// fp32mult
module fp32mult (
    input  wire [31:0] x1,
    input  wire [31:0] x2,
    input  wire        en,
    input  wire        rst,
    input  wire        clk,
    output wire [31:0] y,
    output wire        ready
);
    wire [31:0] x1_reg;
    wire [31:0] x2_reg;
    fullreg #(32) reg_x1 (.clk(clk), .rst(rst), .clr(1'b0), .en(en), .d(x1), .q(x1_reg));
    fullreg #(32) reg_x2 (.clk(clk), .rst(rst), .clr(1'b0), .en(en), .d(x2), .q(x2_reg));
    wire sign1 = x1_reg[31];
    wire sign2 = x2_reg[31];
    wire [7:0] exp1 = x1_reg[30:23];
    wire [7:0] exp2 = x2_reg[30:23];
    wire [23:0] mant1 = {1'b1, x1_reg[22:0]};  
    wire [23:0] mant2 = {1'b1, x2_reg[22:0]};
    wire sign_result = sign1 ^ sign2;
    wire [7:0] exp_sum;
      wire en_d1;
    wire en_d2;
    exp_adder_bias exp_add_inst (
        .exp1(exp1),
        .exp2(exp2),
        .exp_out(exp_sum)
    );
    wire [47:0] mant_product;
    mult24 mult_inst (
  ...
For scale: about 2,500 cells after synthesis, roughly 98 flip-flops, ~100 I/O pins, about 0.023 mm² of cells after synthesis.
Settings: LEC_CHECK=0, CAP_MARGIN=20, CORE_MARGIN=2, CORE_UTILIZATION=63, SETUP_SLACK_MARGIN=1.37, SLEW_MARGIN=20; clock period 5.57 ns.
run.sh (not shown) runs the stock make flow with config.mk's settings and CLKGATE_MAP_FILE=.
The baseline ran to the end with violations: setup timing.
==> next run, changes <==
- CORE_UTILIZATION: 63 -> 72
- PLACE_DENSITY_LB_ADDON: default -> 0.08
- SETUP_SLACK_MARGIN: 1.37 -> default
- clock period: 5.57 -> 7.14 ns (I/O delays scaled with it)
What happened:
- The changed run finished but fails on setup timing
- core utilization came out higher by 7.6 points
- sequential share of layout area went up by 0.49 points
- fmax went down by a few percent
- area after synthesis is unchanged
- worst setup slack gains 1300 ps
==> next run, changes <==
- CORE_UTILIZATION: 72 -> 65
- PLACE_DENSITY_LB_ADDON: 0.08 -> default
- clock period: 7.14 -> 6.81 ns (I/O delays scaled with it)
Result:
- The changed run ran to the end with violations: setup timing
- hold slack gains 6.8 ps
- design area came out higher by 4.4%
- register-to-register slack loses 160 ps
- sequential cell count is unchanged
- critical path depth stays the same
- clock-buffer cell count is unchanged
==> next run, changes <==
- CORE_UTILIZATION: 65 -> 63
- CTS_CLUSTER_DIAMETER: default -> 200
- CTS_CLUSTER_SIZE: default -> 100
- clock period: 6.81 -> 10.0 ns (I/O delays scaled with it)
Now the flow finished clean.
Design area decreases by 12%.
First-iteration DRC count decreases by 24%.
Synthesized cell count is unchanged.
Die area increases by about 3%.
Via count decreases by 8.5%.
Critical path depth does not change.
Global-route usage decreases by 3.9 points.
Cell count decreases by about 8%.

The RTL this note starts from:
==> flow/design.v <==
module fullreg #(  parameter N = 16 )(
    input [N-1:0] d,
    output reg [N-1:0] q,
    input clk,
    input en,
    input clr,  
    input rst   
    );
always @(posedge clk,posedge rst) begin
    if(rst)
        q<=0;
    else    
    if(en==1)begin
        if(clr)
            q<=0;
        else
            q<=d;
    end
end
endmodule
module exp_adder_bias (
    input  wire [7:0] exp1,    
    input  wire [7:0] exp2,    
    output wire [7:0] exp_out  
);
    wire [8:0] sum;            
    wire [8:0] sum_minus_bias;
    assign sum = exp1 + exp2;
    assign sum_minus_bias = sum - 9'd127;
    assign exp_out = sum_minus_bias[7:0];
endmodule
module exp_normalizer (
    input  wire        msb_mult,    
    input  wire [7:0]  exp_in,      
    output wire [7:0]  exp_out      
);
    assign exp_out = msb_mult ? (exp_in + 8'd1) : exp_in;
endmodule
module mantissa_normalizer (
    input  wire [47:0] mult_out,    
    output wire [23:0] mant_out     
);
    assign mant_out = mult_out[47] ? 
                      mult_out[47:24] : 
                      mult_out[46:23];
endmodule
module mult24 (
    input  wire [23:0] a,    
    input  wire [23:0] b,    
    output wire [47:0] p     
);
    assign p = $unsigned(a) * $unsigned(b);
endmodule
module fp32mult (
    input  wire [31:0] x1,
    input  wire [31:0] x2,
    input  wire        en,
    input  wire        rst,
    input  wire        clk,
    output wire [31:0] y,
    output wire        ready
);
    wire [31:0] x1_reg;
    wire [31:0] x2_reg;
    fullreg #(32) reg_x1 (.clk(clk), .rst(rst), .clr(1'b0), .en(en), .d(x1), .q(x1_reg));
    fullreg #(32) reg_x2 (.clk(clk), .rst(rst), .clr(1'b0), .en(en), .d(x2), .q(x2_reg));
    wire sign1 = x1_reg[31];
    wire sign2 = x2_reg[31];
    wire [7:0] exp1 = x1_reg[30:23];
    wire [7:0] exp2 = x2_reg[30:23];
    wire [23:0] mant1 = {1'b1, x1_reg[22:0]};  
    wire [23:0] mant2 = {1'b1, x2_reg[22:0]};
    wire sign_result = sign1 ^ sign2;
    wire [7:0] exp_sum;
      wire en_d1;
    wire en_d2;
    exp_adder_bias exp_add_inst (
        .exp1(exp1),
        .exp2(exp2),
        .exp_out(exp_sum)
    );
    wire [47:0] mant_product;
    mult24 mult_inst (
        .a(mant1),
        .b(mant2),
        .p(mant_product)
    );
    wire [7:0] exp_norm;
    exp_normalizer exp_norm_inst (
        .msb_mult(mant_product[47]),
        .exp_in(exp_sum),
        .exp_out(exp_norm)
    );
    wire [23:0] mant_norm;
    mantissa_normalizer mant_norm_inst (
        .mult_out(mant_product),
        .mant_out(mant_norm)
    );
    wire [31:0] result_comb;
    assign result_comb = {sign_result, exp_norm, mant_norm[22:0]};
    fullreg #(32) reg_out (
        .clk(clk),
        .rst(rst),
        .clr(1'b0),
        .en(en_d1),
        .d(result_comb),
        .q(y)
    );
    fullreg #(1) reg_en_stage1 (
        .clk(clk),
        .rst(rst),
        .clr(1'b0),
        .en(1'b1),
        .d(en),
        .q(en_d1)
    );
    fullreg #(1) reg_en_stage2 (
        .clk(clk),
        .rst(rst),
        .clr(1'b0),
        .en(1'b1),
        .d(en_d1),
        .q(en_d2)
    );
    assign ready = en_d2;
endmodule
==> flow/config.mk <==
export PLATFORM = sky130hd
export DESIGN_NAME = fp32mult
export DESIGN_NICKNAME = fp32mult
export VERILOG_FILES = /design/flow/design.v
export SDC_FILE = /design/flow/constraint.sdc
export NUM_CORES = 4
export LEC_CHECK = 0
export CAP_MARGIN = 20
export CORE_MARGIN = 2
export CORE_UTILIZATION = 72
export CTS_CLUSTER_DIAMETER = 144
export CTS_CLUSTER_SIZE = 82
export PLACE_DENSITY = 0.35
export SETUP_SLACK_MARGIN = -0.33
export SLEW_MARGIN = 20
==> flow/constraint.sdc <==
create_clock -name core_clock -period 6.81 [get_ports {clk}]
set_input_delay 1.3620 -clock core_clock [delete_from_list [all_inputs] [get_ports {clk}]]
set_output_delay 1.3620 -clock core_clock [all_outputs]
set_load 0.01 [all_outputs]
The starting point finished with setup timing left.
Next try:
- CTS_CLUSTER_DIAMETER: 144 -> unset
- CTS_CLUSTER_SIZE: 82 -> 95
- PLACE_DENSITY: 0.35 -> 0.38
- SETUP_SLACK_MARGIN: -0.33 -> unset
- TNS_END_PERCENT: unset -> 10
- clock period: 6.81 -> 5.19 ns (I/O delays scaled with it)
The new run reached the layout checks and failed them: setup timing.
Area after synthesis does not change.
Wire length falls by a few percent.
Critical path depth rises by 1.
Clock-buffer cell count is unchanged.
Hold slack is better by 0.0096 ns.
Next try:
- CTS_CLUSTER_SIZE: 95 -> unset
- PLACE_DENSITY: 0.38 -> unset
- PLACE_DENSITY_LB_ADDON: unset -> 0.0
- SETUP_SLACK_MARGIN: unset -> 2.16
- TNS_END_PERCENT: 10 -> unset
- clock period: 5.19 -> 7.35 ns (I/O delays scaled with it)
The new run went through all stages and came out clean. Global-route usage grows by 0.97 points. Area after synthesis stays the same. First-iteration DRC count climbs by about a fifth. Count of clock-buffer cells in the layout drops by 1. Register-to-register slack gains 2.1 ns. Cell area is lower slightly. Non-clock buffer count fell by 92.
Next try:
- PLACE_DENSITY: unset -> 0.36
- PLACE_DENSITY_LB_ADDON: 0.0 -> unset
- SETUP_SLACK_MARGIN: 2.16 -> 0.87
- TNS_END_PERCENT: unset -> 5
- clock period: 7.35 -> 5.56 ns (I/O delays scaled with it)
Effect: This time the run finished but fails on setup timing; die area is unchanged; non-clock buffer count climbs by 74; critical path depth drops by 3; clock-buffer cell count climbs by 1; cell count climbs by about 2.4%; final area climbs by 0.78%.

// fp32mult: RTL as listed in full above, without the edits since
clock: 6.81 ns
lec_check: 0
cap_margin: 20
core_margin: 2
core_utilization: 72
cts_cluster_size: 33
place_density_lb_addon: 0.08
slew_margin: 20
The first run completed and failed the layout checks on negative setup slack.
Change:
- CTS_CLUSTER_SIZE: 33 -> 77
- MAX_ROUTING_LAYER: default -> met4
- SETUP_SLACK_MARGIN: default -> 2.07
- TNS_END_PERCENT: default -> 5
- clock period: 6.81 -> 6.98 ns (I/O delays scaled with it)
The new run finished but fails on negative setup slack.
Area after synthesis is unchanged.
Final area came out lower by 3.7%.
Critical path depth came out lower by 3.
Fmax went up by 2.6%.
Global-route usage drops by 1.5 points.
Change:
- CTS_CLUSTER_SIZE: 77 -> default
- PLACE_DENSITY_LB_ADDON: 0.08 -> 0.06
- SETUP_SLACK_MARGIN: 2.07 -> default
- TNS_END_PERCENT: 5 -> default
- clock period: 6.98 -> 6.78 ns (I/O delays scaled with it)
The changed run finished but failed the layout checks on negative setup slack; count of clock-buffer cells in the layout went down by 1; wire length went up by 13%.
Change:
- CORE_UTILIZATION: 72 -> 50
- MAX_ROUTING_LAYER: met4 -> default
- PLACE_DENSITY_LB_ADDON: 0.06 -> default
- clock period: 6.78 -> 8.69 ns (I/O delays scaled with it)
The new run produced a clean layout.
Design area decreases by about 11%.
Clock-buffer cell count decreases by 1.

Starts from the design.v that is shown in full above.
Settings: LEC_CHECK=0, CAP_MARGIN=20, CORE_MARGIN=2, CORE_UTILIZATION=72, CTS_CLUSTER_SIZE=77, HOLD_SLACK_MARGIN=-0.04, MAX_ROUTING_LAYER=met4, PLACE_DENSITY_LB_ADDON=0.08, SETUP_SLACK_MARGIN=2.07, SLEW_MARGIN=20; clock period 7.0 ns.
The baseline finished but fails on setup timing.
Next try:
--- a/flow/config.mk
+++ b/flow/config.mk
@@ -8,0 +9 @@
+export CORE_ASPECT_RATIO = 0.83
@@ -11 +12 @@
-export CTS_CLUSTER_SIZE = 77
+export CTS_CLUSTER_SIZE = 82
@@ -14,2 +15,2 @@
-export PLACE_DENSITY_LB_ADDON = 0.08
-export SETUP_SLACK_MARGIN = 2.07
+export PLACE_DENSITY_LB_ADDON = 0.06
+export SETUP_SLACK_MARGIN = 1.29
==> flow/constraint.sdc (replaced) <==
create_clock -name core_clock -period 7.56 [get_ports {clk}]
set_input_delay 1.5120 -clock core_clock [delete_from_list [all_inputs] [get_ports {clk}]]
set_output_delay 1.5120 -clock core_clock [all_outputs]
set_load 0.01 [all_outputs]
Outcome: With this change the flow went through all stages and came out clean. Via count decreases by 4.9%. Routed wire length decreases by 5.8%. Sequential share of layout area increases by 0.39 points. Hold slack got worse by 9.5 ps. Die area barely changes. Synthesized area stays the same.
Next try:
==> flow/config.mk (replaced) <==
export PLATFORM = sky130hd
export DESIGN_NAME = fp32mult
export DESIGN_NICKNAME = fp32mult
export VERILOG_FILES = /design/flow/design.v
export SDC_FILE = /design/flow/constraint.sdc
export NUM_CORES = 4
export LEC_CHECK = 0
export CAP_MARGIN = 20
export CORE_MARGIN = 2
export CORE_UTILIZATION = 40
export SLEW_MARGIN = 20
==> flow/constraint.sdc (replaced) <==
create_clock -name core_clock -period 8.69 [get_ports {clk}]
set_input_delay 1.7380 -clock core_clock [delete_from_list [all_inputs] [get_ports {clk}]]
set_output_delay 1.7380 -clock core_clock [all_outputs]
set_load 0.01 [all_outputs]
Effect: Register-to-register slack improved by 110 ps. Maximum frequency went down by roughly a tenth. Hold slack stays flat. Sequential cell count is unchanged. Final cell count went up by a few percent. Synthesized cell count stays the same. Non-clock buffer count went down by 116. Design area went down by a few percent.
Next try:
--- a/flow/config.mk
+++ b/flow/config.mk
@@ -10 +10,3 @@
-export CORE_UTILIZATION = 40
+export CORE_UTILIZATION = 65
+export PLACE_DENSITY = 0.36
+export SETUP_SLACK_MARGIN = 0.87
==> flow/constraint.sdc (replaced) <==
create_clock -name core_clock -period 7.8 [get_ports {clk}]
set_input_delay 1.5600 -clock core_clock [delete_from_list [all_inputs] [get_ports {clk}]]
set_output_delay 1.5600 -clock core_clock [all_outputs]
set_load 0.01 [all_outputs]
After rerunning: The changed run went through all stages and came out clean; worst setup slack gains 220 ps; area after synthesis is unchanged; final cell count falls by a few percent.

## run A
Starts from the design.v that is shown in full above.
make LEC_CHECK=0 CAP_MARGIN=35 CORE_MARGIN=2 CORE_UTILIZATION=71 CTS_CLUSTER_DIAMETER=30 CTS_CLUSTER_SIZE=80 GPL_ROUTABILITY_DRIVEN=1 MIN_ROUTING_LAYER=met1 PLACE_DENSITY_LB_ADDON=0.02 SETUP_SLACK_MARGIN=2.11 SLEW_MARGIN=20 TNS_END_PERCENT=95 finish   # period 7.19 ns
No crash in run A: every stage finished, but the layout fails its final checks due to setup timing.
### run A -> run B
Settings: swapping 95 for 10 in TNS_END_PERCENT; clearing SETUP_SLACK_MARGIN, which used to be 2.11; swapping 80 for 100 in CTS_CLUSTER_SIZE; clearing PLACE_DENSITY_LB_ADDON, which used to be 0.02; swapping 71 for 41 in CORE_UTILIZATION; swapping 30 for 366 in CTS_CLUSTER_DIAMETER; swapping 7.19 for 12.4 in the clock period (ns, I/O delays scaled along).
--- outcome ---
In summary, run B completed successfully, with a layout that passed the timing, design-rule and antenna checks.
Utilization, run B and run A: higher on run A
The start point of the critical path comes out reg_x1.q[5]$_DFFE_PP0P_ in one run and reg_x2.q[8]$_DFFE_PP0P_ in the other, namely in run A and run B respectively.
[compare] base=run A new=run B: count of clock-buffer cells in the layout saw a decrease, total of cells resized after clock tree synthesis saw a decrease, required time reported for the critical path endpoint saw an increase, least setup slack across all paths after layout saw an increase.
The inputs of run C differ from those of run B as listed below.
Settings: CORE_UTILIZATION changed from 41 to 37; HOLD_SLACK_MARGIN newly set to 0.3; CTS_CLUSTER_DIAMETER changed from 366 to 153.
### Flow results
Placement row count (higher): run C
Looking only at number of DRC markers after the initial detailed-route iteration, and setting everything else aside, the higher value of run B and run C goes to run B.
Run C does worse than run B on cell area.
For run D, these inputs were changed with respect to run C:
Settings: a deleted HOLD_SLACK_MARGIN that had been 0.3; a deleted CTS_CLUSTER_DIAMETER that had been 153; an added SETUP_SLACK_MARGIN of -0.43; a change of CORE_UTILIZATION from 37 to 71; an added PLACE_DENSITY of 0.35; a deleted CTS_CLUSTER_SIZE that had been 100; a change of TNS_END_PERCENT from 10 to 95; a change of the clock period (ns, I/O delays scaled along) from 12.4 to 5.74.
Results
Going from run C to run D, die size now smaller, growth of design area from synthesis to finish now larger, setup fix buffers added after clock tree synthesis now larger. Number of detailed-routing iterations run before antenna repair is lower on run C. On hold slack, run C beats run D. Detailed route, run D vs run C: via total higher for run D. Relative to run C, the final cell area reported for run D is higher. Nothing crashed in run D and all stages finished; the problem is that the final layout failed, the offending checks being setup timing. Run D reports its slowest stage cell on the critical path as sky130_fd_sc_hd__fa_2 while run C reports sky130_fd_sc_hd__dfrtp_1. Run D vs. run C: die outline height went down by about 27%.
--- input diff run D..run E ---
Settings: GPL_ROUTABILITY_DRIVEN: 1 -> unset; TNS_END_PERCENT: 95 -> unset; MIN_ROUTING_LAYER: met1 -> unset; SETUP_SLACK_MARGIN: -0.43 -> unset; CAP_MARGIN: 35 -> 20; PLACE_DENSITY: 0.35 -> unset; CORE_UTILIZATION: 71 -> 40; the clock period (ns, I/O delays scaled along): 5.74 -> 10.0.
- Run E reports its slowest library cell on the worst path as sky130_fd_sc_hd__dfrtp_1 while run D reports sky130_fd_sc_hd__fa_2.
- Higher sequential share of cell area among run E and run D: run E
- Diff run D -> run E: logic depth of the worst path, buffers included lost about 4%; clock slew at the register clock pins of the worst setup and hold paths neither gained nor lost much.
- Per the comparison of run E with run D, number of clock buffer instances in the layout fell by 1; setup slack higher; final area -11%.
- Run E was carried through to the last stage, and its layout satisfied the timing, design-rule and antenna checks.
The following lists how run F was set up differently from run E:
Settings: an added MAX_ROUTING_LAYER of met4; an added TNS_END_PERCENT of 45; a change of SLEW_MARGIN from 20 to 5; an added CTS_CLUSTER_DIAMETER of 116; an added PLACE_DENSITY_LB_ADDON of 0.17; an added CTS_CLUSTER_SIZE of 66; an added GPL_ROUTABILITY_DRIVEN of 1; an added HOLD_SLACK_MARGIN of -0.03; a change of CORE_MARGIN from 2 to 9.
### Flow results
Run F | status: complete | timing, DRC, antenna: pass
[run F vs run E] number of placement rows: lower in run F
Diff run E -> run F: die area shows an increase of about 12%.
Comparing run E against run F, there is no change at all in hold buffer count at CTS.
As far as number of optimization iterations in the first detailed-route pass goes, run F and run E are indistinguishable; the numbers are identical.
